[flow/run.sh]
#!/bin/bash
# the make line also repeats each setting of config.mk as NAME=value (left out here)
make -C /OpenROAD-flow-scripts/flow DESIGN_CONFIG=/design/flow/config.mk WORK_HOME=/design/flow/orfs CLKGATE_MAP_FILE= finish
[flow/config.mk]
export PLATFORM = sky130hd
export DESIGN_NAME = LASER
export DESIGN_NICKNAME = LASER
export VERILOG_FILES = /design/flow/design.v
export SDC_FILE = /design/flow/constraint.sdc
export NUM_CORES = 4
export LEC_CHECK = 0
export CAP_MARGIN = 0
export CELL_PAD_IN_SITES_DETAIL_PLACEMENT = 2
export CELL_PAD_IN_SITES_GLOBAL_PLACEMENT = 2
export CORE_ASPECT_RATIO = 0.59
export CORE_MARGIN = 3
export CORE_UTILIZATION = 40
export MAX_ROUTING_LAYER = met4
export MIN_ROUTING_LAYER = met2
export SETUP_SLACK_MARGIN = 0.64
export SLEW_MARGIN = 40
[flow/constraint.sdc]
create_clock -name core_clock -period 6.0 [get_ports {CLK}]
set_input_delay 1.2000 -clock core_clock [delete_from_list [all_inputs] [get_ports {CLK}]]
set_output_delay 1.2000 -clock core_clock [all_outputs]
set_load 0.01 [all_outputs]
[flow/design.v]
module LASER(
	CLK,
	RST,
	X,
	Y,
	C1X,
	C1Y,
	C2X,
	C2Y,
	DONE
);
input 		    CLK, RST;
input [3:0]         X, Y;
output reg	    DONE;
output reg [3:0]    C1X, C1Y, C2X, C2Y;
parameter    s_idle    = 'd0,
	     s_input   = 'd1,
	     s_circle1 = 'd2,
             s_circle2 = 'd3,
	     s_check   = 'd4,
	     s_output  = 'd5;
integer    i,j;
reg 	     map[0:15][0:15];
reg [2:0]    current_state, next_state;
reg [5:0]    cover_num1, best_num1, cover_num2, best_num2, previous_sum; 	
reg [6:0]    cnt, cnt1;
reg signed [4:0]    bias_x, bias_y;
reg signed [4:0]    cur_x, cur_y, cir1_x, cir1_y, cir2_x, cir2_y;
reg signed [4:0]    best_x1, best_y1, best_x2, best_y2;
reg signed [4:0]    last_x1, last_y1, last_x2, last_y2;
wire	convergence, search_finish, delay_flag;
wire    outside_x1, outside_y1, outside_x2, outside_y2;
wire signed[5:0]    dis1, dis2; 		
assign dis1 = (cur_x-cir1_x)*(cur_x-cir1_x) + (cur_y-cir1_y)*(cur_y-cir1_y);
assign dis2 = (cur_x-cir2_x)*(cur_x-cir2_x) + (cur_y-cir2_y)*(cur_y-cir2_y);
assign search_finish = (cnt == 'd63 && cnt1 == 'd80);
assign delay_flag = (cnt1 == 'd80);
assign convergence = (best_num1 + best_num2 <= previous_sum );
assign outside_x1 = (cir1_x + bias_x > 'd15 || cir1_x + bias_x < 0);
assign outside_y1 = (cir1_y + bias_y > 'd15 || cir1_y + bias_y < 0);
assign outside_x2 = (cir2_x + bias_x > 'd15 || cir2_x + bias_x < 0);
assign outside_y2 = (cir2_y + bias_y > 'd15 || cir2_y + bias_y < 0);
always@(posedge CLK) begin
        if(RST)	
            current_state <= s_idle;
        else	
	    current_state <= next_state;
end
always@(*) begin
        next_state = current_state;
        case(current_state)
            s_idle   : 			     next_state = s_input;
	    s_input  :  if(cnt == 'd39)	     next_state = s_circle1;
	    s_circle1:  if(search_finish)    next_state = s_circle2;
	    s_circle2:  if(search_finish)    next_state = s_check;
	    s_check  :  if(convergence)	     next_state = s_output;
	                else	             next_state = s_circle2;
	    s_output : 			     next_state = s_input;
        endcase
end
always@(posedge CLK) begin
        case(current_state)
            s_idle   :  if(RST)			       cnt <= 'd0;  
	    s_input  :  if(cnt == 'd39)		       cnt <= 'd0;
		        else 			       cnt <= cnt+1;
	    s_circle1:  if(next_state == s_circle2)    cnt <= 'd0;
		        else if(delay_flag)	       cnt <= cnt+1;
	    s_circle2:  if(next_state == s_check)      cnt <= 'd0;     
	                else if(delay_flag)	       cnt <= cnt+1;
	    s_output :				       cnt <= 'd0;					
        endcase
end
always@(posedge CLK) begin
        case(current_state)
            s_idle   :  if(RST)		  cnt1 <= 'd0;  
	    s_circle1:  if(delay_flag)    cnt1 <= 'd0;
	                else 		  cnt1 <= cnt1+1;
	    s_circle2:  if(delay_flag)	  cnt1 <= 'd0;
		        else 		  cnt1 <= cnt1+1;
	    s_output :			  cnt1 <= 'd0;
    endcase
end
always@(posedge CLK) begin
        case(current_state)
            s_idle   : if(RST)
		           for(i=0;i<16;i=i+1)
		               for(j=0;j<16;j=j+1)
		                   map[i][j] <= 'd0;
	    s_input  : map[X][Y] <= 'd1;
	    s_output : for(i=0;i<16;i=i+1)
		           for(j=0;j<16;j=j+1)
			       map[i][j] <= 'd0;		
        endcase
end
always@(posedge CLK) begin
	case(current_state)
		s_idle   : if(RST)    cur_x <= 0;
		s_circle1: 	      cur_x <= (outside_x1) ? 0 : cir1_x + bias_x;
		s_circle2:	      cur_x <= (outside_x2) ? 0 : cir2_x + bias_x;
		s_output : 	      cur_x <= 0;
	endcase
end
always@(posedge CLK) begin
	case(current_state)
		s_idle   : if(RST)    cur_y <= 0;
		s_circle1: 	      cur_y <= (outside_y1) ? 0 : cir1_y + bias_y;
		s_circle2:	      cur_y <= (outside_y2) ? 0 : cir2_y + bias_y;
		s_output : 	      cur_y <= 0;
	endcase
end
always@(posedge CLK) begin
	case(current_state)
	    s_idle   : 	if(RST)    
                            begin	
                                cir1_x <= 2; 			
                                cir1_y <= 0; 		 	
                            end
	    s_circle1:  if(delay_flag)			
			    begin	
			        if(cir1_x == 'd14)	
                                    begin	
                                        cir1_x <= 2; 			
                                        cir1_y <= cir1_y+2; 	
                                    end
			        else				
                                    begin	
                                        cir1_x <= cir1_x + 2;
				    end
			     end
			 else if(delay_flag)		
                             begin	
                                 cir1_x <= cir1_x + 2;
			     end 
	     s_check  :  if(!convergence)
		             begin   
                                 cir1_x <= best_x2;
		                 cir1_y <= best_y2;
		             end  
	     s_output :	 begin	
                             cir1_x <= 2; 			
                             cir1_y <= 0;
 			 end
	 endcase
end
always@(posedge CLK) begin
	case(current_state)
	    s_idle   : 	if(RST)					
                            begin
                                cir2_x <= 2; 			
                                cir2_y <= 0; 			
                            end
	    s_circle2:  if(delay_flag)
			    begin	
			        if(cir2_x == 'd14)	
                                    begin	
                                        cir2_x <= 2; 			
                                        cir2_y <= cir2_y+2;
                                    end
				else
				    begin
                                	cir2_x <= cir2_x + 2;
				    end
			     end
	    s_check  :  if(!convergence)
		            begin	
                                cir2_x <= 2; 			
                                cir2_y <= 0; 			
                            end
	    s_output :	
		        begin	
                            cir2_x <= 2; 			
                            cir2_y <= 0; 			
                        end
	endcase
end
always@(posedge CLK) begin
	case(current_state)
	    s_idle   :  if(RST)					
                            begin	
                                best_x1 <= 0; 
                                best_y1 <= 0; 												
                            end
	    s_circle1:  if(delay_flag)			
                            begin	
                                best_x1 <= (cover_num1 > best_num1) ? cir1_x : best_x1;
				best_y1 <= (cover_num1 > best_num1) ? cir1_y : best_y1;
                            end
	    s_check  :  if(!convergence)		
                            begin	
                                best_x1 <= best_x2;
			        best_y1 <= best_y2;										
                            end
	    s_output :							
                            begin	
                                best_x1 <= 0; 
				best_y1 <= 0; 												
                            end
	endcase
end
always@(posedge CLK) begin
	case(current_state)
            s_idle   : 	if(RST)					
                            begin
	                        best_x2 <= 0; 
				best_y2 <= 0;
 			    end
	    s_circle2:  if(delay_flag)			
                            begin
                         	best_x2 <= (cover_num2 > best_num2) ? cir2_x : best_x2;
				best_y2 <= (cover_num2 > best_num2) ? cir2_y : best_y2;
                            end 
	    s_output :	begin	
                            best_x2 <= 0; 
			    best_y2 <= 0; 	
                        end
	endcase
end
always@(posedge CLK) begin
	case(current_state)
	    s_idle   : if(RST) 					
                           bias_x <= -'d4;
	    s_circle1: if(bias_x == 'd4)
		           bias_x <= -'d4;
		       else
			   bias_x <= bias_x+1;
	    s_circle2: if(bias_x == 'd4)		
                           bias_x <= -'d4;
		       else	
			   bias_x <= bias_x+1;
	    s_output : bias_x <= -'d4;
	endcase
end
always@(posedge CLK) begin
	case(current_state)
	    s_idle   : if(RST) 					
                           bias_y <= -'d4;
	    s_circle1: if(delay_flag)			
                           bias_y <= -'d4;
		       else if(bias_x == 'd4)	
                           bias_y <= bias_y+1;	 			
	    s_circle2: if(delay_flag)			
                           bias_y <= -'d4;
		       else if(bias_x == 'd4)	
                           bias_y <= bias_y+1;	
	    s_output : bias_y <= -'d4;
	endcase
end
always@(posedge CLK) begin
	case(current_state)
	    s_idle   : if(RST) 												
                           cover_num1 <= 'd0;
	    s_circle1: if(delay_flag)										
                           cover_num1 <= 'd0;
		       else if(outside_x1 || outside_y1)					
                           cover_num1 <= cover_num1;
		       else if(dis1 <= 'sd16  && map[cur_x][cur_y] == 'd1)	
                           cover_num1 <= cover_num1+1;					 
	    s_output : 						 								
                       cover_num1 <= 'd0;
	endcase
end
always@(posedge CLK) begin
	case(current_state)
	    s_idle   : if(RST) 												
                           best_num1 <= 'd0;
	    s_circle1: if(delay_flag)										
                           best_num1 <= (cover_num1 > best_num1) ? cover_num1 : best_num1;					
	    s_check  : if(!convergence)										
                           best_num1 <= best_num2;		
	    s_output : 														
                           best_num1 <= 'd0;
	endcase
end
always@(posedge CLK) begin
	case(current_state)
	    s_idle   : if(RST) 												
                           cover_num2 <= 'd0;				
	    s_circle2: if(delay_flag)										
                           cover_num2 <= 'd0;
		       else if(outside_x2 || outside_y2)					
                           cover_num2 <= cover_num2;
		       else if(dis2 <= 'sd16  && map[cur_x][cur_y] == 'd1)	
                           cover_num2 <= (dis1 > 'sd16) ? cover_num2+1 : cover_num2;	
	    s_output : 														
                       cover_num2 <= 'd0;
	endcase
end
always@(posedge CLK) begin
	case(current_state)
	    s_idle   : if(RST) 												
                           best_num2 <= 'd0;				
	    s_circle2: if(delay_flag)										
                           best_num2 <= (cover_num2 > best_num2) ? cover_num2 : best_num2;
	    s_check	 : if(!convergence)										
                           best_num2 <= 'd0;
	    s_output : 														
                           best_num2 <= 'd0;
	endcase
end
always@(posedge CLK) begin
	case(current_state)
	    s_idle   : if(RST) 	           previous_sum <= 'd0;				
	    s_check  : if(!convergence)    previous_sum <= best_num1 + best_num2;	
	    s_output : 		           previous_sum <= 'd0;
	endcase
end
always@(posedge CLK) begin
	if(current_state == s_check && !convergence)
	begin
	    last_x1 <= best_x1;
	    last_y1 <= best_y1;
	    last_x2 <= best_x2;
	    last_y2 <= best_y2;
	end
	else if(current_state == s_output)
	begin
            last_x1 <= 'd0;
	    last_y1 <= 'd0;
	    last_x2 <= 'd0;
	    last_y2 <= 'd0;
	end
end
always@(posedge CLK) begin
	if(next_state == s_output)    DONE <= 'd1;
	else			      DONE <= 'd0;
end
always@(posedge CLK) begin
	if(next_state == s_output) 
	begin
	    C1X <= last_x1[3:0];
	    C1Y <= last_y1[3:0];
	    C2X <= last_x2[3:0];
	    C2Y <= last_y2[3:0];
	end
	else
	begin
	    C1X <= 'd0;
	    C1Y <= 'd0;
	    C2X <= 'd0;
	    C2Y <= 'd0;
	end
end
endmodule 
==> flow.log, run 1 <==
[flow] summary of implementation run
[metrics] status: timing/DRC/antenna clean
[metrics] final-stage net count: between 1.5k and 2k
[metrics] area added between synthesis and finish: 13.1%
[metrics] Main power group: sequential cells
[metrics] filler cell count: 4,605
[metrics] kind of end point of the critical path: register
[metrics] Reg-to-Reg End: cover_num2[5]$_SDFFCE_PN0P_
[metrics] total global routing track utilization: between 40% and 50%
[metrics] Vias per Instance: 7.82
[metrics] maximum number of pins on one net before global-route repair: 200
[metrics] violation count after the first detailed-route iteration: ~2.5k
[metrics] power share of the clock group: 41.3%
[metrics] Post-synth area hogs: sky130_fd_sc_hd__dfxtp_1 (30%), sky130_fd_sc_hd__edfxtp_1 (17%), sky130_fd_sc_hd__mux4_2 (7.4%)
[metrics] worst path arrival time: 5.81 ns
[metrics] Seq group: ~2.8 mW
[metrics] Peak Freq: around 180 MHz
[metrics] floorplan utilization: 41.1%
[metrics] number of synthesized register bits: ~380
[metrics] Tightest Hold Check Type: register to register
[metrics] half-perimeter wire length after detailed placement: ~43,000 um
[metrics] post-placement worst setup slack: around 0.078 ns
[metrics] final-report max-slew violation count: 0
[metrics] top logic cell family in the synthesized netlist: simple AND/OR/NAND/NOR gates
[metrics] area fraction in mux cells: under 10%
[metrics] Mean Syn Cell Area: approximately 10 um^2
[metrics] hold buffers post-CTS: 0
[metrics] max-capacitance violation count: 0
[metrics] AND/OR/NAND/NOR Cells, Area Fraction: roughly 14%
[metrics] FF-to-FF path depth: 23
[metrics] routability congestion estimate from global placement: 0.954
[metrics] critical path's slowest cell: sky130_fd_sc_hd__fa_1
[metrics] setup tns final: 0 ns
[metrics] worst-case vdd ir drop: around 0.18 mV
[metrics] area reported by Yosys stat: roughly 18,000 um^2
[metrics] sequential cell area fraction in the yosys report: 47.6%
[metrics] clock tree from TritonCTS: built
[metrics] transition time at the pin with the least slew margin: 0.892 ns
[metrics] proportion of netlist area held by the largest area contributor: 30.3%
[metrics] synthesized-area fraction occupied by xor and xnor cells: between 3 and 4%
[metrics] relative contribution of sequential cells to total power: a little over two fifths
[metrics] capturing element of the worst setup path: cover_num2[5]$_SDFFCE_PN0P_
[metrics] Static Leakage: roughly 7.7 nW
[metrics] Die X-Extent: around 290 um
[metrics] total congestion overflow after global routing: 0
[metrics] Cell variety after synth: a little over 70
[metrics] Synthesis Warnings: 1
[metrics] Placeable Area: around 45,000 um^2
[metrics] switching power summed over all nets: ~1.8 mW
[metrics] Die Footprint: 48,600 um^2
[metrics] Power per Cell Area: just over 300 nW/um^2
[metrics] Vert. Die Dim: about 170 um
[metrics] global-route wire length before repair: approximately 100,000 um
[metrics] average wire per standard cell: about 27 um
[metrics] Clk power: approximately 2.6 mW
[metrics] power share of the combinational group: 14.8%
[metrics] WL final: approximately 67,000 um
[metrics] switching share of total power: a little under 30%
[metrics] number of antenna violations at the first check in global routing: 1
[metrics] Worst Hold Margin: approximately 0.45 ns
[metrics] R2R setup slack: approximately 0.47 ns
[metrics] via count of the first global-routing pass: 22.9k
[metrics] number of buffer cells added on primary ports: 22
[metrics] Max Buffers Root-to-Sink: 3
[metrics] number of nets with antenna violations after routing: 0
[metrics] Setup WS post-layout: approximately 0.47 ns
[metrics] Post-synth EDFFs: about 110
[metrics] launching element type of the critical path: register
[metrics] Crit path largest cell delay: 0.53 ns
[metrics] number of vias after detailed routing: between 15k and 20k
[metrics] Worst Clk Skew: between 0.02 and 0.03 ns
[metrics] Mapped Area: ~18,000 um^2
[metrics] Data required, critical path: 6.28 ns
[metrics] cts bufs inserted: roughly 40
[metrics] Buf+Inv Stages, Crit Path: 5
[metrics] most used standard cells in the synthesized netlist: sky130_fd_sc_hd__nand2_1 (313), sky130_fd_sc_hd__dfxtp_1 (278), sky130_fd_sc_hd__o21ai_0 (248)
[metrics] shortest clock period the worst path allows after layout: roughly 5.5 ns
[metrics] Min-Delay Startpoint: map[27]$_DFF_P_
[metrics] Complex Gates by Area: 13.8%
[metrics] clock insertion delay at the later pin of the skew report: 0.58 ns
[metrics] post-synthesis instance total: around 1.8k
[metrics] primary flip-flop cell chosen by synthesis mapping: sky130_fd_sc_hd__dfxtp_1
[metrics] maximum level of the CTS H-tree: 2
[metrics] Min-Delay Path Depth: 2
[metrics] number of rows created at floorplan: a little under 60
[metrics] series of cell instances along the critical path: fa_2 > a21o_1 > a21oi_2 > xnor2_1 > nand2_1 > fa_1 > inv_2 > ha_4 > fa_1 > ha_4 > inv_2 > fa_1 > inv_1 > ha_2 > xnor2_2 > xnor2_2 > xnor2_1 > xnor2_1 > nor2_4 > buf_6 > nand3_4 > o21ai_2 > buf_6
[metrics] most popular library cell in the synthesized design by count: sky130_fd_sc_hd__nand2_1
[metrics] clock slew seen by the registers of the worst setup and hold paths: around 0.070 ns
[metrics] DRC Markers: 0
[metrics] origin of the worst setup path: cur_x[1]$_SDFFCE_PP0P_
[metrics] internal power of the cells: 4.45 mW
[metrics] post-route fraction of the period consumed by the critical path: 92.2%
[metrics] yosys stat cell total: between 1.5k and 2k
[metrics] highest fanout seen on the critical path: 6
[metrics] iteration count of the initial detailed-routing pass: 9
[metrics] kind of cell adding the most delay to the critical path: adder cells
[metrics] hold violation count in the final report: 0
[metrics] number of cells on the critical path: 23
[metrics] final setup violating endpoints: 0
[metrics] top-level I/O count: 27
[metrics] share of flip-flops with an asynchronous set or reset: 0%
[metrics] post-synth top area cell: sky130_fd_sc_hd__dfxtp_1
[metrics] RSZ-0062 raised after global routing: yes
[metrics] worst flop-to-flop path startpoint: cur_x[1]$_SDFFCE_PP0P_
[metrics] clk sinks: 384
[metrics] terminating pin of the worst hold path: map[27]$_DFF_P_
[metrics] adder-cell share of the synthesized area: under 10%
[metrics] number of warnings in the stage logs: approximately 40
[metrics] combinational power: between 0.9 and 1 mW
[metrics] relative max-transition margin: approximately 40%
[metrics] CTS root buf: sky130_fd_sc_hd__clkbuf_16
[metrics] category of the most critical setup path: register to register
==> final cells by class <==
class                      count  area (um^2)  area share (%)
timing repair buffer          59          539            2.60
clock buffer                  58         1180            5.68
sequential                   384         8750            42.1
multi-input combinational   1246         9120            43.9
tap                          610          763            3.67
clock inverter                13          106           0.512
antenna                        9         22.5           0.108
inverter                      80          300            1.45
==> per-stage QoR <==
stage	utilization [%]	instance area, um^2	total power [mW]	std cells
CTS	45.9	20600	6.12	2446
global route	46.4	20800	6.47	2455
finish	46.5	20800	6.27	2459
floorplan	-	18400	3.28	1816
detailed placement	42.9	19200	3.55	2370
global placement	42.8	19100	3.51	2370
==> layer usage <==
layer / global-route usage (%) / up-vias / share of wire, %
li1: - / 6342 / -
met4: 6.18 / 0 / 5.2
met5: - / - / 0
met2: 46.7 / 5997 / 46
met3: 64.8 / 413 / 49
met1: - / 6477 / 0
==> repair_timing <==
action | CTS | global route
pin swaps | 24 | 17
setup endpoints to repair | 12 | 12
gates resized | 15 | 13
setup buffers | 5 | 1
==> run 2, diff against run 1 <==
Settings changed: ABC_AREA set to 1, CAP_MARGIN 0 to 25, CELL_PAD_IN_SITES_DETAIL_PLACEMENT 2 to 1, CELL_PAD_IN_SITES_GLOBAL_PLACEMENT 2 to 1, CORE_ASPECT_RATIO 0.59 to 1.0, CORE_MARGIN 3 to 6, CORE_UTILIZATION 40 to 70, CTS_CLUSTER_DIAMETER set to 161, CTS_CLUSTER_SIZE set to 59, GPL_ROUTABILITY_DRIVEN set to 1, GPL_TIMING_DRIVEN set to 1, HOLD_SLACK_MARGIN set to 0.23, MIN_ROUTING_LAYER met2 to not set, PLACE_DENSITY_LB_ADDON set to 0.09, SETUP_SLACK_MARGIN 0.64 to -0.25, SLEW_MARGIN 40 to 20, TNS_END_PERCENT set to 65.
Clock period 6.0 ns to 3.51 ns, I/O delays scaled along.
==> run 2 against run 1 <==
  * The flow now stops in global placement without I/O
  * Synthesized cell count is 34% higher
  * Synthesized area is 5.3% higher
  * Die area is 35% lower
==> flow.log, run 2 <==
[flow] collecting metrics
[metrics] first error message: [ERROR FLW-0024] Place density exceeds 1.0 (current PLACE_DENSITY_LB_ADDON =  0.09). Please check if the value of  PLACE_DENSITY_LB_ADDON is between 0 and 0.99.
[metrics] yosys stat cell total: 2,427 (+34%)
[metrics] post-synthesis instance total: 2,427 (+34%)
[metrics] synthesized-area fraction occupied by xor and xnor cells: 2.26% (-1.2 points)
[metrics] proportion of netlist area held by the largest area contributor: 28.8% (-1.5 points)
[metrics] sequential cell area fraction in the yosys report: 45.2% (-2.4 points)
[metrics] status: aborted with a tool error
[metrics] top logic cell family in the synthesized netlist: simple AND/OR/NAND/NOR gates
[metrics] Synthesis Warnings: 1 (unchanged)
[metrics] Post-synth EDFFs: 106 (unchanged)
[metrics] floorplan utilization: 71.6% (+31 points)
[metrics] terminating stage of the flow: global placement without I/O
[metrics] area fraction in mux cells: 0% (-8.4 points)
[metrics] primary flip-flop cell chosen by synthesis mapping: sky130_fd_sc_hd__dfxtp_1
[metrics] Mapped Area: 19,400 um^2 (+5.3%)
[metrics] Cell variety after synth: 48 (-32%)
[metrics] number of synthesized register bits: 384 (unchanged)
[metrics] post-synth top area cell: sky130_fd_sc_hd__dfxtp_1
[metrics] Complex Gates by Area: 11.1% (-2.7 points)
[metrics] Vert. Die Dim: 178 um (+4.5%)
[metrics] adder-cell share of the synthesized area: 8.14% (-0.43 points)
[metrics] Placeable Area: 27,000 um^2 (-40%)
[metrics] share of flip-flops with an asynchronous set or reset: 0% (unchanged)
[metrics] Die X-Extent: 178 um (-37%)
[metrics] Die Footprint: 31,800 um^2 (-35%)
[metrics] most popular library cell in the synthesized design by count: sky130_fd_sc_hd__nand3_1
[metrics] number of rows created at floorplan: 60 (+1.7%)
[metrics] Post-synth area hogs: sky130_fd_sc_hd__dfxtp_1 (29%), sky130_fd_sc_hd__edfxtp_1 (16%), sky130_fd_sc_hd__nand3_1 (13%)
[metrics] most used standard cells in the synthesized netlist: sky130_fd_sc_hd__nand3_1 (512), sky130_fd_sc_hd__nand2_1 (382), sky130_fd_sc_hd__dfxtp_1 (278)
[metrics] area reported by Yosys stat: 19,400 um^2 (+5.3%)
[metrics] Mean Syn Cell Area: 7.98 um^2 (-21%)
[metrics] AND/OR/NAND/NOR Cells, Area Fraction: 25.1% (+11 points)
==> run 3, diff against run 2 <==
Settings changed: CAP_MARGIN 25 to 0, CELL_PAD_IN_SITES_DETAIL_PLACEMENT 1 to 2, CORE_ASPECT_RATIO 1.0 to 0.59, CORE_MARGIN 6 to 3, CORE_UTILIZATION 70 to 40, CTS_CLUSTER_DIAMETER 161 to not set, CTS_CLUSTER_SIZE 59 to not set, GPL_ROUTABILITY_DRIVEN 1 to not set, GPL_TIMING_DRIVEN 1 to not set, HOLD_SLACK_MARGIN 0.23 to not set, MAX_ROUTING_LAYER met4 to met5, MIN_ROUTING_LAYER set to met2, PLACE_DENSITY_LB_ADDON 0.09 to not set, SETUP_SLACK_MARGIN -0.25 to 0.64, SLEW_MARGIN 20 to 35, TNS_END_PERCENT 65 to 90.
Clock period 3.51 ns to 6.0 ns, I/O delays scaled along.
==> run 3 against run 2 <==
  * Now clean on timing, DRC and antenna
  * Synthesized area is the same
  * Synthesized cell count unchanged
  * Die area increased by 61%
==> flow.log, run 3 <==
[flow] summary of implementation run
[metrics] dpl cell area: between 15,000 and 20,000 um^2
[metrics] Util after Layout: between 40% and 50%
[metrics] Mean Syn Cell Area: 7.98 um^2 (unchanged)
[metrics] adder-cell share of the synthesized area: 8.14% (unchanged)
[metrics] worst-case vdd ir drop: ~0.2 mV
[metrics] total congestion overflow after global routing: 0
[metrics] DRC Markers: 0
[metrics] WL final: about 75,000 um
[metrics] power share of the combinational group: approximately 14%
[metrics] Post-synth EDFFs: 106 (unchanged)
[metrics] Buf+Inv Stages, Crit Path: 5
[metrics] post-synth top area cell: sky130_fd_sc_hd__dfxtp_1
[metrics] power share of the clock group: about two fifths
[metrics] Mapped Area: 19,400 um^2 (unchanged)
[metrics] Worst Clk Skew: about 0.023 ns
[metrics] primary flip-flop cell chosen by synthesis mapping: sky130_fd_sc_hd__dfxtp_1
[metrics] Vert. Die Dim: 175 um (-1.9%)
[metrics] routability congestion estimate from global placement: slightly below 0.9
[metrics] worst flop-to-flop path startpoint: cur_x[1]$_SDFFCE_PP0P_
[metrics] number of antenna violations at the first check in global routing: 2
[metrics] setup tns final: 0 ns
[metrics] worst path arrival time: 5.65 ns
[metrics] capturing element of the worst setup path: cover_num2[2]$_SDFFCE_PN0P_
[metrics] area fraction in mux cells: 0% (unchanged)
[metrics] Data required, critical path: 6.27 ns
[metrics] Reg-to-Reg End: cover_num2[2]$_SDFFCE_PN0P_
[metrics] Die Footprint: 51,200 um^2 (+61%)
[metrics] max-capacitance violation count: 0
[metrics] top-level I/O count: 27
[metrics] FF-to-FF path depth: 24
[metrics] relative contribution of sequential cells to total power: between 40% and 50%
[metrics] shortest clock period the worst path allows after layout: around 5.4 ns
[metrics] yosys stat cell total: 2,427 (unchanged)
[metrics] proportion of netlist area held by the largest area contributor: 28.8% (unchanged)
[metrics] Post-synth area hogs: sky130_fd_sc_hd__dfxtp_1 (29%), sky130_fd_sc_hd__edfxtp_1 (16%), sky130_fd_sc_hd__nand3_1 (13%)
[metrics] iteration count of the initial detailed-routing pass: 7
[metrics] Synthesis Warnings: 1 (unchanged)
[metrics] number of warnings in the stage logs: 43
[metrics] critical path's slowest cell: sky130_fd_sc_hd__fa_1
[metrics] Static Leakage: between 8 and 9 nW
[metrics] maximum level of the CTS H-tree: 2
[metrics] clock tree from TritonCTS: built
[metrics] transition time at the pin with the least slew margin: between 1 and 1.5 ns
[metrics] origin of the worst setup path: cur_x[1]$_SDFFCE_PP0P_
[metrics] Min-Delay Startpoint: last_y1[2]$_SDFFCE_PN0P_
[metrics] top logic cell family in the synthesized netlist: simple AND/OR/NAND/NOR gates
[metrics] cts bufs inserted: 40
[metrics] clock slew seen by the registers of the worst setup and hold paths: approximately 0.070 ns
[metrics] number of buffer cells added on primary ports: 22
[metrics] post-route fraction of the period consumed by the critical path: about 90%
[metrics] final-stage net count: 2,507
[metrics] combinational power: ~0.86 mW
[metrics] clock insertion delay at the later pin of the skew report: a little under 0.6 ns
[metrics] Clk power: 2.58 mW
[metrics] kind of cell adding the most delay to the critical path: adder cells
[metrics] internal power of the cells: 4.39 mW
[metrics] switching power summed over all nets: between 1.5 and 2 mW
[metrics] RSZ-0062 raised after global routing: yes
[metrics] cell total after placement: around 3k
[metrics] relative max-transition margin: between 20 and 30%
[metrics] Vias per Instance: between 7 and 8
[metrics] average wire per standard cell: roughly 25 um
[metrics] most popular library cell in the synthesized design by count: sky130_fd_sc_hd__nand3_1
[metrics] Finished Layout Cells: slightly above 3k
[metrics] launching element type of the critical path: register
[metrics] post-synthesis instance total: 2,427 (unchanged)
[metrics] CTS root buf: sky130_fd_sc_hd__clkbuf_16
[metrics] final setup violating endpoints: 0
[metrics] most used standard cells in the synthesized netlist: sky130_fd_sc_hd__nand3_1 (512), sky130_fd_sc_hd__nand2_1 (382), sky130_fd_sc_hd__dfxtp_1 (278)
[metrics] area reported by Yosys stat: 19,400 um^2 (unchanged)
[metrics] half-perimeter wire length after detailed placement: roughly 48,000 um
[metrics] number of vias after detailed routing: between 20k and 25k
[metrics] final-report max-slew violation count: 0
[metrics] area added between synthesis and finish: 11.4%
[metrics] floorplan utilization: 40.8% (-31 points)
[metrics] Cell variety after synth: 48 (unchanged)
[metrics] Tightest Hold Check Type: register to register
[metrics] violation count after the first detailed-route iteration: around 3.4k
[metrics] maximum number of pins on one net before global-route repair: ~170
[metrics] switching share of total power: between 20% and 30%
[metrics] Crit path largest cell delay: about 0.52 ns
[metrics] terminating pin of the worst hold path: C1Y[2]$_SDFF_PN0_
[metrics] Placeable Area: 47,500 um^2 (+76%)
[metrics] number of nets with antenna violations after routing: 0
[metrics] AND/OR/NAND/NOR Cells, Area Fraction: 25.1% (unchanged)
[metrics] number of rows created at floorplan: 61 (+1.7%)
[metrics] hold violation count in the final report: 0
[metrics] filler cell count: about 5.3k
[metrics] series of cell instances along the critical path: buf_6 > fa_2 > nand2_2 > nand2_2 > a21oi_2 > inv_1 > or2_4 > nand3_4 > fa_1 > inv_2 > ha_4 > fa_1 > ha_1 > inv_1 > fa_1 > inv_1 > ha_2 > xnor2_2 > xor2_1 > xnor2_1 > nor2_1 > nor3_2 > nand4_1 > nand2_2
[metrics] Die X-Extent: 292 um (+64%)
[metrics] status: timing/DRC/antenna clean
[metrics] final standard cell area without fillers: between 20,000 and 25,000 um^2
[metrics] Complex Gates by Area: 11.1% (unchanged)
[metrics] synthesized-area fraction occupied by xor and xnor cells: 2.26% (unchanged)
[metrics] number of synthesized register bits: 384 (unchanged)
[metrics] share of flip-flops with an asynchronous set or reset: 0% (unchanged)
[metrics] Power per Cell Area: 287 nW/um^2
[metrics] via count of the first global-routing pass: 28.0k
[metrics] total power: a little over 6 mW
[metrics] Main power group: sequential cells
[metrics] R2R setup slack: about 0.62 ns
[metrics] total global routing track utilization: approximately 43%
[metrics] Seq group: roughly 2.7 mW
[metrics] category of the most critical setup path: register to register
[metrics] Peak Freq: 186 MHz
[metrics] Min-Delay Path Depth: 2
[metrics] number of cells on the critical path: 24
[metrics] sequential cell area fraction in the yosys report: 45.2% (unchanged)
[metrics] Max Buffers Root-to-Sink: 3
[metrics] global-route wire length before repair: approximately 110,000 um
[metrics] highest fanout seen on the critical path: 6
[metrics] kind of end point of the critical path: register
[metrics] clk sinks: approximately 380
-- run 3: final cells by class --
type,count,area (um^2),area share (%)
antenna,11,27.5,0.128
clock buffer,58,1140,5.29
clock inverter,10,108,0.499
inverter,246,935,4.33
multi-input combinational,1645,9240,42.8
sequential,384,8750,40.6
tap,630,788,3.66
timing repair buffer,66,578,2.68
-- run 3: timing repair --
item,in CTS,in global routing
endpoints found under the hold margin,0,0
endpoints found under the setup margin,12,12
resized,17,19
setup buffers,9,13
pin swaps,23,20
hold buffers,0,0
-- run 3: through the flow --
stage / hold slack, ns / setup slack [ns]
after global routing: 0.500 / 0.396
after floorplan: 0.439 / 0.717
final: 0.465 / 0.622
after CTS: 0.473 / 0.641
after detailed placement: 0.459 / 0.351
after global placement: 0.450 / 0.379
-- run 3: layer usage --
metal / vias up / track usage [%] / share of wire [%]
met5: - / 27.2 / 2.5
met4: 55 / 5.91 / 5.8
met3: 616 / 65.3 / 46
met2: 7078 / 46.0 / 45
met1: 8086 / - / 0
li1: 8039 / - / -
==> run 4, diff against run 3 <==
Settings changed: ABC_AREA 1 to not set, CELL_PAD_IN_SITES_DETAIL_PLACEMENT 2 to not set, CELL_PAD_IN_SITES_GLOBAL_PLACEMENT 1 to not set, CORE_ASPECT_RATIO 0.59 to not set, CORE_MARGIN 3 to 2, CORE_UTILIZATION 40 to 72, CTS_CLUSTER_DIAMETER set to 29, CTS_CLUSTER_SIZE set to 48, MAX_ROUTING_LAYER met5 to not set, MIN_ROUTING_LAYER met2 to not set, PLACE_DENSITY_LB_ADDON set to 0.0, SETUP_SLACK_MARGIN 0.64 to 1.3, SLEW_MARGIN 35 to 20, TNS_END_PERCENT 90 to 10.
Clock period 6.0 ns to 4.43 ns, I/O delays scaled along.
==> run 4 against run 3 <==
  * The layout now fails its checks (setup timing)
  * Non-clock buffer count increased by 37
  * Register-to-register slack worse by 1.9 ns
  * Flip-flop count did not move
  * Power rose by 73%
  * Highest routed layer is now met4
  * Synthesized area fell by 5.1%
  * First-iteration DRC count shrank 45%
  * Clock skew is 0.013 ns higher
  * Combinational power up 42%
  * Largest cell class unchanged
  * Cell area rose by 3.2%
==> flow.log, run 4 <==
[flow] summary of implementation run
[metrics] FF-to-FF path depth: 21 (-13%)
[metrics] post-synth top area cell: sky130_fd_sc_hd__dfxtp_1
[metrics] area reported by Yosys stat: 18,400 um^2 (-5.1%)
[metrics] Min-Delay Path Depth: 2 (unchanged)
[metrics] number of antenna violations at the first check in global routing: 0 (-2)
[metrics] Inserted Diodes: 0 (-11)
[metrics] hold violation count in the final report: 0 (unchanged)
[metrics] final-report max-slew violation count: 0 (unchanged)
[metrics] Reg-to-Reg End: cover_num1[5]$_SDFFCE_PN0P_
[metrics] Peak Freq: 176 MHz (-5.1%)
[metrics] internal power of the cells: 7.91 mW (+80%)
[metrics] worst-case vdd ir drop: 0.501 mV (+150%)
[metrics] filler cell count: 1,118 (-79%)
[metrics] maximum number of pins on one net before global-route repair: 70 (-58%)
[metrics] relative contribution of sequential cells to total power: 34.8% (-9.6 points)
[metrics] Cell variety after synth: 71 (+48%)
[metrics] Post-synth EDFFs: 106 (unchanged)
[metrics] Mapped Area: 18,400 um^2 (-5.1%)
[metrics] CTS root buf: sky130_fd_sc_hd__clkbuf_16
[metrics] Power per Cell Area: 480 nW/um^2 (+67%)
[metrics] top-level I/O count: 27 (unchanged)
[metrics] Buf+Inv Stages, Crit Path: 3 (-2)
[metrics] number of synthesized register bits: 384 (unchanged)
[metrics] origin of the worst setup path: cur_x[1]$_SDFFCE_PP0P_
[metrics] Tightest Hold Check Type: register to register
[metrics] Post-synth area hogs: sky130_fd_sc_hd__dfxtp_1 (30%), sky130_fd_sc_hd__edfxtp_1 (17%), sky130_fd_sc_hd__mux4_2 (7.4%)
[metrics] area added between synthesis and finish: 21.1%
[metrics] share of flip-flops with an asynchronous set or reset: 0% (unchanged)
[metrics] clock tree from TritonCTS: built
[metrics] power share of the clock group: 53.7% (+12 points)
[metrics] R2R setup slack: -1.24 ns (-1.86 ns)
[metrics] Placeable Area: 25,100 um^2 (-47%)
[metrics] relative max-transition margin: 34.8% (+6.5 points)
[metrics] Crit path largest cell delay: 0.61 ns (+0.09 ns)
[metrics] Seq group: 3.72 mW (+36%)
[metrics] WL final: 56,200 um (-25%)
[metrics] maximum level of the CTS H-tree: 3 (+1)
[metrics] number of rows created at floorplan: 58 (-4.9%)
[metrics] Setup WS post-layout: -1.24 ns (-1.86 ns)
[metrics] Mean Syn Cell Area: 10.1 um^2 (+27%)
[metrics] clock slew seen by the registers of the worst setup and hold paths: 0.05 ns (-0.02 ns)
[metrics] Max Buffers Root-to-Sink: 3 (unchanged)
[metrics] Vert. Die Dim: 164 um (-6.4%)
[metrics] via count of the first global-routing pass: 15.4k (-45%)
[metrics] number of vias after detailed routing: 15.3k (-36%)
[metrics] launching element type of the critical path: register
[metrics] average wire per standard cell: 24.7 um (-0.29%)
[metrics] post-synthesis instance total: 1,811 (-25%)
[metrics] final-stage net count: 2,013 (-20%)
[metrics] critical path's slowest cell: sky130_fd_sc_hd__fa_1
[metrics] post-route fraction of the period consumed by the critical path: 128% (+38 points)
[metrics] synthesized-area fraction occupied by xor and xnor cells: 3.43% (+1.2 points)
[metrics] half-perimeter wire length after detailed placement: 32,000 um (-34%)
[metrics] switching share of total power: 25.9% (-3.2 points)
[metrics] most used standard cells in the synthesized netlist: sky130_fd_sc_hd__nand2_1 (313), sky130_fd_sc_hd__dfxtp_1 (278), sky130_fd_sc_hd__o21ai_0 (248)
[metrics] top logic cell family in the synthesized netlist: simple AND/OR/NAND/NOR gates
[metrics] Die X-Extent: 164 um (-44%)
[metrics] yosys stat cell total: 1,811 (-25%)
[metrics] SO Viols: setup timing
[metrics] kind of cell adding the most delay to the critical path: adder cells
[metrics] clk sinks: 384 (unchanged)
[metrics] violation count after the first detailed-route iteration: 1,881 (-45%)
[metrics] transition time at the pin with the least slew margin: 0.975 ns (-0.0977 ns)
[metrics] final setup violating endpoints: 12 (+12)
[metrics] capturing element of the worst setup path: cover_num1[5]$_SDFFCE_PN0P_
[metrics] floorplan utilization: 73.2% (+32 points)
[metrics] Data required, critical path: 4.67 ns (-1.60 ns)
[metrics] Complex Gates by Area: 13.8% (+2.7 points)
[metrics] hold buffers post-CTS: 0 (unchanged)
[metrics] routability congestion estimate from global placement: 0.880 (+0.76%)
[metrics] status: failed layout checks
[metrics] most popular library cell in the synthesized design by count: sky130_fd_sc_hd__nand2_1
[metrics] number of nets with antenna violations after routing: 0 (unchanged)
[metrics] category of the most critical setup path: register to register
[metrics] kind of end point of the critical path: register
[metrics] cts bufs inserted: 74 (+85%)
[metrics] max-capacitance violation count: 0 (unchanged)
[metrics] shortest clock period the worst path allows after layout: 5.67 ns (+0.289 ns)
[metrics] terminating pin of the worst hold path: map[90]$_DFF_P_
[metrics] area fraction in mux cells: 8.36% (+8.4 points)
[metrics] Min-Delay Startpoint: map[90]$_DFF_P_
[metrics] sequential cell area fraction in the yosys report: 47.6% (+2.4 points)
[metrics] clock insertion delay at the later pin of the skew report: 0.59 ns (about the same)
[metrics] adder-cell share of the synthesized area: 8.58% (+0.43 points)
[metrics] worst flop-to-flop path startpoint: cur_x[1]$_SDFFCE_PP0P_
[metrics] iteration count of the initial detailed-routing pass: 8 (+1)
[metrics] Die Footprint: 26,800 um^2 (-48%)
[metrics] Register Area: 8750 um^2 (about the same)
[metrics] number of buffer cells added on primary ports: 22 (unchanged)
[metrics] DRC Markers: 0 (unchanged)
[metrics] area of combinational cells with multiple inputs: 9300 um^2 (+0.69%)
[metrics] worst path arrival time: 5.91 ns (+0.26 ns)
[metrics] proportion of netlist area held by the largest area contributor: 30.3% (+1.5 points)
[metrics] switching power summed over all nets: 2.77 mW (+54%)
[metrics] power share of the combinational group: 11.5% (-2.4 points)
[metrics] series of cell instances along the critical path: fa_2 > a21o_1 > a21oi_2 > xnor2_1 > nand2_1 > fa_1 > inv_2 > ha_4 > fa_2 > ha_4 > inv_2 > fa_1 > inv_2 > ha_4 > xnor2_4 > xnor2_2 > xnor2_2 > xnor2_1 > nor2_2 > or3_4 > o21bai_4
[metrics] number of warnings in the stage logs: 36 (-16%)
[metrics] RSZ-0062 raised after global routing: yes
[metrics] total global routing track utilization: 40.9% (-2.6 points)
[metrics] Vias per Instance: 6.70 (-14%)
[metrics] total power: 10.7 mW (+73%)
[metrics] combinational power: 1.22 mW (+42%)
[metrics] Synthesis Warnings: 1 (unchanged)
[metrics] Clk power: 5.74 mW (+120%)
[metrics] primary flip-flop cell chosen by synthesis mapping: sky130_fd_sc_hd__dfxtp_1
[metrics] Main power group: the clock network
[metrics] Static Leakage: 8.51 nW (+2.0%)
[metrics] Worst Clk Skew: 0.0364 ns (+0.0130 ns)
[metrics] highest fanout seen on the critical path: 6 (unchanged)
[metrics] post-placement worst setup slack: -0.915 ns (-1.27 ns)
[metrics] total congestion overflow after global routing: 0 (unchanged)
[metrics] AND/OR/NAND/NOR Cells, Area Fraction: 13.8% (-11 points)
[metrics] global-route wire length before repair: 83,600 um (-27%)
[metrics] number of cells on the critical path: 21 (-13%)
-- run 4: cell type report --
class                      count  share of cell area [%]
clock buffer                  99                    9.43
multi-input combinational   1246                    41.8
tap                          330                    1.86
sequential                   384                    39.3
inverter                      80                    1.35
clock inverter                38                    2.32
timing repair buffer         103                    3.94
-- run 4: what timing repair did --
action / CTS / global route
setup endpoints to repair: 93 / 107
pin swaps: 41 / 53
setup buffers: 4 / 2
resized: 49 / 36
-- run 4: metal layers --
| metal | wire (um) | vias to the layer above | part of all wire (%) | track usage [%] |
|---|---|---|---|---|
| met5 | 0 | - | 0 | 0 |
| met4 | 4680 | 0 | 8.3 | 29.0 |
| met2 | 27000 | 1004 | 48 | 67.7 |
| met1 | 19300 | 7370 | 34 | 47.4 |
| met3 | 5240 | 348 | 9.3 | 8.81 |
| li1 | - | 6552 | - | - |
-- run 4: through the flow --
stage          instance area, um^2  hold WS (ns)  instances  setup TNS (ns)  util [%]
2_1_floorplan                18400         0.417       1816           -7.82         -
3_3_place_gp                 19200         0.427       2137           -8.38      76.4
3_5_place_dp                 19200         0.436       2137          -10.49      76.4
4_1_cts                      22100         0.449       2278          -11.79      87.8
5_1_grt                      22300         0.469       2280          -15.36      88.6
6_report                     22300         0.446       2280          -14.28      88.6
==> run 5, diff against run 4 <==
Settings changed: ABC_AREA set to 0, CAP_MARGIN 0 to 20, CELL_PAD_IN_SITES_DETAIL_PLACEMENT set to 1, CELL_PAD_IN_SITES_GLOBAL_PLACEMENT set to 3, CORE_ASPECT_RATIO set to 1.97, CORE_MARGIN 2 to 6, CORE_UTILIZATION 72 to 43, CTS_CLUSTER_DIAMETER 29 to 48, CTS_CLUSTER_SIZE 48 to not set, GPL_TIMING_DRIVEN set to 0, MAX_ROUTING_LAYER set to met4, MIN_ROUTING_LAYER set to met2, PLACE_DENSITY set to 0.61, PLACE_DENSITY_LB_ADDON 0.0 to not set, SETUP_SLACK_MARGIN 1.3 to 0.17, TNS_END_PERCENT 10 to not set.
Clock period 4.43 ns to 6.0 ns, I/O delays scaled along.
==> run 5 against run 4 <==
  * Now clean on timing, DRC and antenna
  * Power is 43% lower
  * Non-clock buffer count is 36 higher
  * Via count is 28% higher
  * Hold slack better by 0.0033 ns
  * Clock power is 55% lower
  * Largest power group is now sequential cells
==> flow.log, run 5 <==
[flow] summary of implementation run
[metrics] area reported by Yosys stat: 18,400 um^2 (unchanged)
[metrics] dpl cell area: 19,300 um^2 (+0.69%)
[metrics] area added between synthesis and finish: 13.6%
[metrics] internal power of the cells: 4.42 mW (-44%)
[metrics] adder-cell share of the synthesized area: 8.58% (unchanged)
[metrics] worst path arrival time: 5.83 ns (-0.08 ns)
[metrics] CTS root buf: sky130_fd_sc_hd__clkbuf_16
[metrics] post-placement worst setup slack: -0.597 ns (+0.318 ns)
[metrics] synthesized-area fraction occupied by xor and xnor cells: 3.43% (unchanged)
[metrics] Reg-to-Reg End: cover_num1[2]$_SDFFCE_PN0P_
[metrics] Min-Delay Startpoint: map[89]$_DFF_P_
[metrics] Vias per Instance: 7.88 (+18%)
[metrics] primary flip-flop cell chosen by synthesis mapping: sky130_fd_sc_hd__dfxtp_1
[metrics] filler cell count: 4,660 (+320%)
[metrics] Cell variety after synth: 71 (unchanged)
[metrics] Die X-Extent: 159 um (-2.7%)
[metrics] power share of the clock group: 41.7% (-12 points)
[metrics] Finished Layout Cells: 2,474 (+8.5%)
[metrics] number of rows created at floorplan: 105 (+81%)
[metrics] setup tns final: 0 ns (+14.28 ns)
[metrics] clock insertion delay at the later pin of the skew report: 0.57 ns (-0.02 ns)
[metrics] most popular library cell in the synthesized design by count: sky130_fd_sc_hd__nand2_1
[metrics] total congestion overflow after global routing: 0 (unchanged)
[metrics] total global routing track utilization: 43.4% (+2.5 points)
[metrics] Tightest Hold Check Type: register to register
[metrics] area fraction in mux cells: 8.36% (unchanged)
[metrics] switching share of total power: 27.9% (+2.0 points)
[metrics] Data required, critical path: 6.27 ns (+1.60 ns)
[metrics] clk sinks: 384 (unchanged)
[metrics] Mean Syn Cell Area: 10.1 um^2 (unchanged)
[metrics] transition time at the pin with the least slew margin: 1.19 ns (+0.212 ns)
[metrics] Clk power: 2.56 mW (-55%)
[metrics] Buf+Inv Stages, Crit Path: 4 (+1)
[metrics] launching element type of the critical path: register
[metrics] Util after Layout: 49.8% (-39 points)
[metrics] Synthesis Warnings: 1 (unchanged)
[metrics] combinational power: 0.830 mW (-32%)
[metrics] AND/OR/NAND/NOR Cells, Area Fraction: 13.8% (unchanged)
[metrics] kind of cell adding the most delay to the critical path: adder cells
[metrics] final standard cell area without fillers: 20,900 um^2 (-6.2%)
[metrics] terminating pin of the worst hold path: map[89]$_DFF_P_
[metrics] Mapped Area: 18,400 um^2 (unchanged)
[metrics] kind of end point of the critical path: register
[metrics] area of combinational cells with multiple inputs: 8950 um^2 (-3.8%)
[metrics] cts bufs inserted: 39 (-47%)
[metrics] Max Buffers Root-to-Sink: 3 (unchanged)
[metrics] Vert. Die Dim: 302 um (+85%)
[metrics] clock tree from TritonCTS: built
[metrics] hold violation count in the final report: 0 (unchanged)
[metrics] Setup WS post-layout: 0.434 ns (+1.67 ns)
[metrics] clock slew seen by the registers of the worst setup and hold paths: 0.06 ns (about the same)
[metrics] FF-to-FF path depth: 22 (+4.8%)
[metrics] highest fanout seen on the critical path: 6 (unchanged)
[metrics] number of buffer cells added on primary ports: 21 (-4.5%)
[metrics] origin of the worst setup path: cur_x[1]$_SDFFCE_PP0P_
[metrics] switching power summed over all nets: 1.71 mW (-38%)
[metrics] Power per Cell Area: 293 nW/um^2 (-39%)
[metrics] global-route wire length before repair: 99,900 um (+19%)
[metrics] sequential cell area fraction in the yosys report: 47.6% (unchanged)
[metrics] cell seen most often among critical-path stages: sky130_fd_sc_hd__xnor2_1
[metrics] worst flop-to-flop path startpoint: cur_x[1]$_SDFFCE_PP0P_
[metrics] number of synthesized register bits: 384 (unchanged)
[metrics] max-capacitance violation count: 0 (unchanged)
[metrics] critical path's slowest cell: sky130_fd_sc_hd__fa_1
[metrics] Main power group: sequential cells
[metrics] total power: 6.13 mW (-43%)
[metrics] yosys stat cell total: 1,811 (unchanged)
[metrics] maximum level of the CTS H-tree: 2 (-1)
[metrics] category of the most critical setup path: register to register
[metrics] Worst Clk Skew: 0.0273 ns (-0.00905 ns)
[metrics] worst-case vdd ir drop: 0.230 mV (-54%)
[metrics] R2R setup slack: 0.43 ns (+1.67 ns)
[metrics] maximum number of pins on one net before global-route repair: 17 (-76%)
[metrics] Post-synth area hogs: sky130_fd_sc_hd__dfxtp_1 (30%), sky130_fd_sc_hd__edfxtp_1 (17%), sky130_fd_sc_hd__mux4_2 (7.4%)
[metrics] top logic cell family in the synthesized netlist: simple AND/OR/NAND/NOR gates
[metrics] most used standard cells in the synthesized netlist: sky130_fd_sc_hd__nand2_1 (313), sky130_fd_sc_hd__dfxtp_1 (278), sky130_fd_sc_hd__o21ai_0 (248)
[metrics] relative max-transition margin: 20.0% (-15 points)
[metrics] power share of the combinational group: 13.5% (+2.0 points)
[metrics] post-synth top area cell: sky130_fd_sc_hd__dfxtp_1
[metrics] via count of the first global-routing pass: 21.6k (+41%)
[metrics] Static Leakage: 7.77 nW (-8.6%)
[metrics] Peak Freq: 180 MHz (+1.8%)
[metrics] final setup violating endpoints: 0 (-12)
[metrics] Placeable Area: 41,900 um^2 (+67%)
[metrics] floorplan utilization: 43.9% (-29 points)
[metrics] WL final: 68,400 um (+22%)
[metrics] half-perimeter wire length after detailed placement: 50,900 um (+59%)
[metrics] routability congestion estimate from global placement: 1.03 (+17%)
[metrics] Register Area: 8750 um^2 (unchanged)
[metrics] relative contribution of sequential cells to total power: 44.7% (+9.9 points)
[metrics] final-stage net count: 2,014 (+0.050%)
[metrics] post-route fraction of the period consumed by the critical path: 92.8% (-35 points)
[metrics] number of vias after detailed routing: 19.5k (+28%)
[metrics] Die Footprint: 48,100 um^2 (+79%)
[metrics] average wire per standard cell: 27.6 um (+12%)
[metrics] series of cell instances along the critical path: fa_2 > a21o_1 > a21oi_2 > xnor2_1 > nand2_1 > fa_1 > inv_1 > ha_1 > fa_1 > ha_1 > inv_1 > fa_1 > inv_1 > ha_2 > xnor2_2 > xnor2_1 > xnor2_1 > xnor2_1 > nor2_4 > or3_4 > o21bai_4 > buf_12
[metrics] number of warnings in the stage logs: 35 (-2.8%)
[metrics] iteration count of the initial detailed-routing pass: 9 (+1)
[metrics] final-report max-slew violation count: 0 (unchanged)
[metrics] Complex Gates by Area: 13.8% (unchanged)
[metrics] cell total after placement: 2,374 (+11%)
[metrics] share of flip-flops with an asynchronous set or reset: 0% (unchanged)
[metrics] RSZ-0062 raised after global routing: no
[metrics] number of nets with antenna violations after routing: 0 (unchanged)
[metrics] Crit path largest cell delay: 0.56 ns (-0.05 ns)
[metrics] proportion of netlist area held by the largest area contributor: 30.3% (unchanged)
[metrics] violation count after the first detailed-route iteration: 3,898 (+110%)
[metrics] Seq group: 2.74 mW (-26%)
[metrics] capturing element of the worst setup path: cover_num1[2]$_SDFFCE_PN0P_
[metrics] status: timing/DRC/antenna clean
[metrics] DRC Markers: 0 (unchanged)
[metrics] number of cells on the critical path: 22 (+4.8%)
[metrics] post-synthesis instance total: 1,811 (unchanged)
[metrics] Worst Hold Margin: 0.449 ns (+0.00334 ns)
[metrics] Post-synth EDFFs: 106 (unchanged)
[metrics] top-level I/O count: 27 (unchanged)
[metrics] Min-Delay Path Depth: 2 (unchanged)
[metrics] shortest clock period the worst path allows after layout: 5.57 ns (-0.100 ns)
[metrics] number of antenna violations at the first check in global routing: 3 (+3)
run 5: what timing repair did:
action	4_1_cts	5_1_grt
endpoints found under the setup margin	12	12
gates resized	11	11
setup buffers	4	6
pin swaps	2	12
hold buffers	0	0
endpoints found under the hold margin	0	0
run 5: area by class of cell:
class,count,area share [%]
well taps,535,3.21
plain buffers,106,2.45
clock inverters,19,0.809
clock buffers,51,5.47
repair buffers,33,1.59
multi-input cells,1246,42.9
flip-flops and latches,384,41.9
diodes,20,0.240
inverters,80,1.46
run 5: layer usage:
layer | wire [um] | vias to the layer above | global-route usage (%)
met5 | 0 | - | -
met2 | 38300 | 5659 | 60.0
met3 | 21100 | 686 | 41.0
met4 | 8990 | 0 | 13.1
li1 | - | 6514 | -
met1 | 0 | 6635 | -
==> run 6, diff against run 5 <==
Settings changed: ABC_AREA 0 to not set, CELL_PAD_IN_SITES_DETAIL_PLACEMENT 1 to not set, CELL_PAD_IN_SITES_GLOBAL_PLACEMENT 3 to 1, CORE_ASPECT_RATIO 1.97 to not set, CORE_MARGIN 6 to 2, CORE_UTILIZATION 43 to 30, CTS_CLUSTER_DIAMETER 48 to not set, GPL_TIMING_DRIVEN 0 to not set, MAX_ROUTING_LAYER met4 to not set, MIN_ROUTING_LAYER met2 to not set, PLACE_DENSITY 0.61 to 0.54, SETUP_SLACK_MARGIN 0.17 to -0.19.
Clock period 6.0 ns to 3.32 ns, I/O delays scaled along.
==> run 6 against run 5 <==
  * Register-to-register slack worse by 2.5 ns
  * Largest power group is now the clock network
  * Sequential share of layout area down 2.6 points
  * Now fails the layout checks on setup timing
  * Largest cell class unchanged
  * Sequential power up about 80%
  * Clock-buffer cell count up 18
==> flow.log, run 6 <==
[flow] summary of implementation run
[metrics] final-stage net count: 2,061 (+2.3%)
[metrics] filler cell count: 5,951 (+28%)
[metrics] terminating pin of the worst hold path: map[63]$_DFF_P_
[metrics] synthesized-area fraction occupied by xor and xnor cells: 3.43% (unchanged)
[metrics] Tightest Hold Check Type: register to register
[metrics] worst-case vdd ir drop: 0.410 mV (+78%)
[metrics] Worst Hold Margin: 0.447 ns (-0.00247 ns)
[metrics] Reg-to-Reg End: cover_num1[4]$_SDFFCE_PN0P_
[metrics] Max Buffers Root-to-Sink: 3 (unchanged)
[metrics] number of antenna violations at the first check in global routing: 1 (-2)
[metrics] Die Footprint: 63,300 um^2 (+31%)
[metrics] FF-to-FF path depth: 21 (-4.5%)
[metrics] via count of the first global-routing pass: 13.6k (-37%)
[metrics] number of cells on the critical path: 21 (-4.5%)
[metrics] Clk power: 5.11 mW (+100%)
[metrics] clock tree from TritonCTS: built
[metrics] Min-Delay Startpoint: map[63]$_DFF_P_
[metrics] Inserted Diodes: 0 (-100%)
[metrics] worst flop-to-flop path startpoint: cur_x[1]$_SDFFCE_PP0P_
[metrics] R2R setup slack: -2.03 ns (-2.46 ns)
[metrics] number of warnings in the stage logs: 36 (+2.9%)
[metrics] Buf+Inv Stages, Crit Path: 3 (-1)
[metrics] number of buffer cells added on primary ports: 22 (+4.8%)
[metrics] origin of the worst setup path: cur_x[1]$_SDFFCE_PP0P_
[metrics] total global routing track utilization: 16.5% (-27 points)
[metrics] global-route wire length before repair: 80,900 um (-19%)
[metrics] Main power group: the clock network
[metrics] worst path arrival time: 5.62 ns (-0.21 ns)
[metrics] iteration count of the initial detailed-routing pass: 5 (-4)
[metrics] Worst Clk Skew: 0.0386 ns (+0.0113 ns)
[metrics] area fraction in mux cells: 8.36% (unchanged)
[metrics] Placeable Area: 60,500 um^2 (+44%)
[metrics] share of flip-flops with an asynchronous set or reset: 0% (unchanged)
[metrics] most popular library cell in the synthesized design by count: sky130_fd_sc_hd__nand2_1
[metrics] adder-cell share of the synthesized area: 8.58% (unchanged)
[metrics] cell total after placement: 2,661 (+12%)
[metrics] Cell variety after synth: 71 (unchanged)
[metrics] Util after Layout: 36.8% (-13 points)
[metrics] half-perimeter wire length after detailed placement: 35,100 um (-31%)
[metrics] clock insertion delay at the later pin of the skew report: 0.59 ns (+0.02 ns)
[metrics] area added between synthesis and finish: 21.0%
[metrics] Vert. Die Dim: 252 um (-17%)
[metrics] yosys stat cell total: 1,811 (unchanged)
[metrics] Complex Gates by Area: 13.8% (unchanged)
[metrics] internal power of the cells: 8.57 mW (+94%)
[metrics] Static Leakage: 8.41 nW (+8.2%)
[metrics] Finished Layout Cells: 2,753 (+11%)
[metrics] power share of the combinational group: 13.3% (-0.2 points)
[metrics] number of vias after detailed routing: 13.6k (-30%)
[metrics] final-report max-slew violation count: 0 (unchanged)
[metrics] top-level I/O count: 27 (unchanged)
[metrics] SO Viols: setup timing
[metrics] AND/OR/NAND/NOR Cells, Area Fraction: 13.8% (unchanged)
[metrics] post-synth top area cell: sky130_fd_sc_hd__dfxtp_1
[metrics] final setup violating endpoints: 42 (+42)
[metrics] number of nets with antenna violations after routing: 0 (unchanged)
[metrics] post-placement worst setup slack: -2.17 ns (-1.58 ns)
[metrics] maximum level of the CTS H-tree: 2 (unchanged)
[metrics] highest fanout seen on the critical path: 6 (unchanged)
[metrics] number of synthesized register bits: 384 (unchanged)
[metrics] status: failed layout checks
[metrics] Power per Cell Area: 521 nW/um^2 (+78%)
[metrics] cell seen most often among critical-path stages: sky130_fd_sc_hd__xnor2_1
[metrics] Data required, critical path: 3.60 ns (-2.67 ns)
[metrics] number of rows created at floorplan: 90 (-14%)
[metrics] proportion of netlist area held by the largest area contributor: 30.3% (unchanged)
[metrics] relative contribution of sequential cells to total power: 42.6% (-2.1 points)
[metrics] Vias per Instance: 4.94 (-37%)
[metrics] top logic cell family in the synthesized netlist: simple AND/OR/NAND/NOR gates
[metrics] Crit path largest cell delay: 0.50 ns (-0.06 ns)
[metrics] relative max-transition margin: 33.2% (+13 points)
[metrics] sequential cell area fraction in the yosys report: 47.6% (unchanged)
[metrics] shortest clock period the worst path allows after layout: 5.35 ns (-0.218 ns)
[metrics] kind of cell adding the most delay to the critical path: adder cells
[metrics] Seq group: 4.94 mW (+80%)
[metrics] area reported by Yosys stat: 18,400 um^2 (unchanged)
[metrics] WL final: 51,600 um (-25%)
[metrics] Synthesis Warnings: 1 (unchanged)
[metrics] Post-synth area hogs: sky130_fd_sc_hd__dfxtp_1 (30%), sky130_fd_sc_hd__edfxtp_1 (17%), sky130_fd_sc_hd__mux4_2 (7.4%)
[metrics] max-capacitance violation count: 0 (unchanged)
[metrics] CTS root buf: sky130_fd_sc_hd__clkbuf_16
[metrics] floorplan utilization: 30.4% (-13 points)
[metrics] launching element type of the critical path: register
[metrics] Min-Delay Path Depth: 2 (unchanged)
[metrics] most used standard cells in the synthesized netlist: sky130_fd_sc_hd__nand2_1 (313), sky130_fd_sc_hd__dfxtp_1 (278), sky130_fd_sc_hd__o21ai_0 (248)
[metrics] maximum number of pins on one net before global-route repair: 50 (+33)
[metrics] transition time at the pin with the least slew margin: 1.00 ns (-0.185 ns)
[metrics] category of the most critical setup path: register to register
[metrics] switching power summed over all nets: 3.02 mW (+77%)
[metrics] routability congestion estimate from global placement: 0.780 (-24%)
[metrics] Post-synth EDFFs: 106 (unchanged)
[metrics] series of cell instances along the critical path: fa_2 > a21o_1 > a21oi_2 > xnor2_1 > nand2_1 > fa_1 > inv_2 > ha_4 > fa_1 > ha_1 > inv_2 > fa_1 > inv_1 > ha_2 > xnor2_2 > xnor2_1 > xnor2_1 > xnor2_1 > nor2_2 > or3_4 > o21bai_4
[metrics] Die X-Extent: 252 um (+58%)
[metrics] average wire per standard cell: 18.7 um (-32%)
[metrics] critical path's slowest cell: sky130_fd_sc_hd__fa_1
[metrics] Mean Syn Cell Area: 10.1 um^2 (unchanged)
[metrics] violation count after the first detailed-route iteration: 649 (-83%)
[metrics] Peak Freq: 187 MHz (+4.1%)
[metrics] power share of the clock group: 44.1% (+2.4 points)
[metrics] Mapped Area: 18,400 um^2 (unchanged)
[metrics] post-synthesis instance total: 1,811 (unchanged)
[metrics] RSZ-0062 raised after global routing: yes
[metrics] clk sinks: 384 (unchanged)
[metrics] hold violation count in the final report: 0 (unchanged)
[metrics] total congestion overflow after global routing: 0 (unchanged)
[metrics] clock slew seen by the registers of the worst setup and hold paths: 0.06 ns (about the same)
[metrics] cts bufs inserted: 46 (+18%)
[metrics] post-route fraction of the period consumed by the critical path: 161% (+68 points)
[metrics] kind of end point of the critical path: register
[metrics] switching share of total power: 26.1% (-1.8 points)
[metrics] capturing element of the worst setup path: cover_num1[4]$_SDFFCE_PN0P_
[metrics] DRC Markers: 0 (unchanged)
[metrics] setup tns final: -25.15 ns (-25.15 ns)
[metrics] primary flip-flop cell chosen by synthesis mapping: sky130_fd_sc_hd__dfxtp_1
[metrics] combinational power: 1.55 mW (+87%)
[metrics] Setup WS post-layout: -2.03 ns (-2.46 ns)
[run 6: routing by layer]
metal  vias to the layer above  wire [um]  GRT usage [%]
met1                      6702      24300           22.2
met5                         -          0              0
met3                        62       1760           2.38
met4                         0        877           4.25
li1                       6633          -              -
met2                       216      24600           27.7
[run 6: cell type report]
class	instances	area, um^2	area share, %
multi-input cells	1246	9170	41.2
well taps	782	978	4.40
clock buffers	69	1400	6.27
flip-flops and latches	384	8750	39.3
inverters	80	300	1.35
clock inverters	13	164	0.737
repair buffers	179	1490	6.69
[run 6: metrics by stage]
stage	area, um^2	power [mW]
2_1_floorplan	18400	5.94
3_3_place_gp	20300	6.42
3_5_place_dp	20300	6.44
4_1_cts	22100	11.7
5_1_grt	22200	12.1
6_report	22200	11.6
[run 6: repair_timing]
action                                  in CTS  in global routing
hold buffers                                 0                  0
resized                                     31                 24
pin swaps                                   32                 37
endpoints found under the setup margin      72                 65
setup buffers                                5                  9
==> run 7, diff against run 6 <==
Settings changed: ABC_AREA set to 0, CAP_MARGIN 20 to 0, CELL_PAD_IN_SITES_DETAIL_PLACEMENT set to 0, CELL_PAD_IN_SITES_GLOBAL_PLACEMENT 1 to 0, CORE_ASPECT_RATIO set to 1.0, CORE_UTILIZATION 30 to 72, CTS_CLUSTER_DIAMETER set to 374, CTS_CLUSTER_SIZE set to 17, GPL_TIMING_DRIVEN set to 1, HOLD_SLACK_MARGIN set to -0.07, PLACE_DENSITY 0.54 to not set, PLACE_DENSITY_LB_ADDON set to 0.0, SETUP_SLACK_MARGIN -0.19 to 0.76, TNS_END_PERCENT set to 65.
Clock period 3.32 ns to 5.3 ns, I/O delays scaled along.
==> run 7 against run 6 <==
  * Still fails the layout checks on setup timing
  * Clock-buffer cell count is 33 lower
  * Critical path type unchanged
  * Via count up 1.0%
  * Critical path depth grew 3
  * Sequential power down 37%
  * Sequential share of layout area is 4.9 points higher
  * Cell area shrank 11%
  * Hold slack improved by 0.00069 ns
  * Largest cell class unchanged
  * Final cell count shrank 22%
==> flow.log, run 7 <==
[flow] summary of implementation run
[metrics] most popular library cell in the synthesized design by count: sky130_fd_sc_hd__nand2_1
[metrics] number of cells on the critical path: 24 (+14%)
[metrics] area added between synthesis and finish: 7.69%
[metrics] Max Buffers Root-to-Sink: 3 (unchanged)
[metrics] number of antenna violations at the first check in global routing: 0 (-1)
[metrics] shortest clock period the worst path allows after layout: 5.31 ns (-0.0427 ns)
[metrics] Min-Delay Path Depth: 2 (unchanged)
[metrics] FF-to-FF path depth: 24 (+14%)
[metrics] clock tree from TritonCTS: built
[metrics] power share of the combinational group: 15.0% (+1.7 points)
[metrics] Placeable Area: 25,100 um^2 (-58%)
[metrics] kind of end point of the critical path: register
[metrics] category of the most critical setup path: register to register
[metrics] adder-cell share of the synthesized area: 8.58% (unchanged)
[metrics] maximum number of pins on one net before global-route repair: 88 (+76%)
[metrics] capturing element of the worst setup path: cover_num1[5]$_SDFFCE_PN0P_
[metrics] final standard cell area without fillers: 19,800 um^2 (-11%)
[metrics] global-route wire length before repair: 70,600 um (-13%)
[metrics] transition time at the pin with the least slew margin: 1.02 ns (+0.0168 ns)
[metrics] Power per Cell Area: 297 nW/um^2 (-43%)
[metrics] SO Viols: setup timing
[metrics] Synthesis Warnings: 1 (unchanged)
[metrics] Static Leakage: 7.35 nW (-13%)
[metrics] total global routing track utilization: 34.1% (+18 points)
[metrics] number of warnings in the stage logs: 36 (unchanged)
[metrics] kind of cell adding the most delay to the critical path: adder cells
[metrics] number of synthesized register bits: 384 (unchanged)
[metrics] status: failed layout checks
[metrics] switching share of total power: 26.4% (+0.32 points)
[metrics] Vert. Die Dim: 164 um (-35%)
[metrics] Setup WS post-layout: -0.00543 ns (+2.02 ns)
[metrics] number of rows created at floorplan: 58 (-36%)
[metrics] WL final: 45,900 um (-11%)
[metrics] total power: 5.89 mW (-49%)
[metrics] Inserted Diodes: 0 (unchanged)
[metrics] iteration count of the initial detailed-routing pass: 5 (unchanged)
[metrics] number of nets with antenna violations after routing: 0 (unchanged)
[metrics] violation count after the first detailed-route iteration: 1,438 (+120%)
[metrics] area fraction in mux cells: 8.36% (unchanged)
[metrics] final setup violating endpoints: 5 (-88%)
[metrics] half-perimeter wire length after detailed placement: 30,700 um (-13%)
[metrics] R2R setup slack: -0.005 ns (+2.02 ns)
[metrics] final-report max-slew violation count: 0 (unchanged)
[metrics] post-synthesis instance total: 1,811 (unchanged)
[metrics] hold violation count in the final report: 0 (unchanged)
[metrics] worst-case vdd ir drop: 0.306 mV (-25%)
[metrics] Mapped Area: 18,400 um^2 (unchanged)
[metrics] Clk power: 1.90 mW (-63%)
[metrics] share of flip-flops with an asynchronous set or reset: 0% (unchanged)
-- run 7: area by class of cell --
type | instances | area [um^2]
fill | 1667 | 5320
multi-input combinational | 1246 | 9080
clock inverter | 2 | 25.0
inverter | 80 | 305
clock buffer | 36 | 688
timing repair buffer | 58 | 532
sequential | 384 | 8750
tap | 330 | 413
-- run 7: timing repair --
action	CTS	global route
setup endpoints to repair	12	12
pin swaps	15	24
setup buffers	5	6
gates cloned	0	0
resized	8	26
-- run 7: stage by stage --
| stage | instances | TNS, ns | worst slack (ns) | util, % |
|---|---|---|---|---|
| after floorplan | 1816 | 0 | 0.203 | - |
| after global placement | 2087 | 0 | 0.0603 | 74.9 |
| after detailed placement | 2087 | -0.396 | -0.0436 | 74.9 |
| after CTS | 2130 | 0 | 0.0169 | 78.1 |
| after global routing | 2136 | -1.85 | -0.193 | 78.8 |
| final | 2136 | -0.0233 | -0.00543 | 78.8 |
-- run 7: routing by layer --
layer  vias to the layer above  routed length [um]  global-route usage, %
met5                         -                   0                      0
met4                         0                2720                   18.4
met3                       177                2900                   3.64
met2                       598               22300                   56.9
met1                      6652               18000                   44.0
li1                       6326                   -                      -
Power figures rest on the tool's default switching activity, not on a simulated workload.
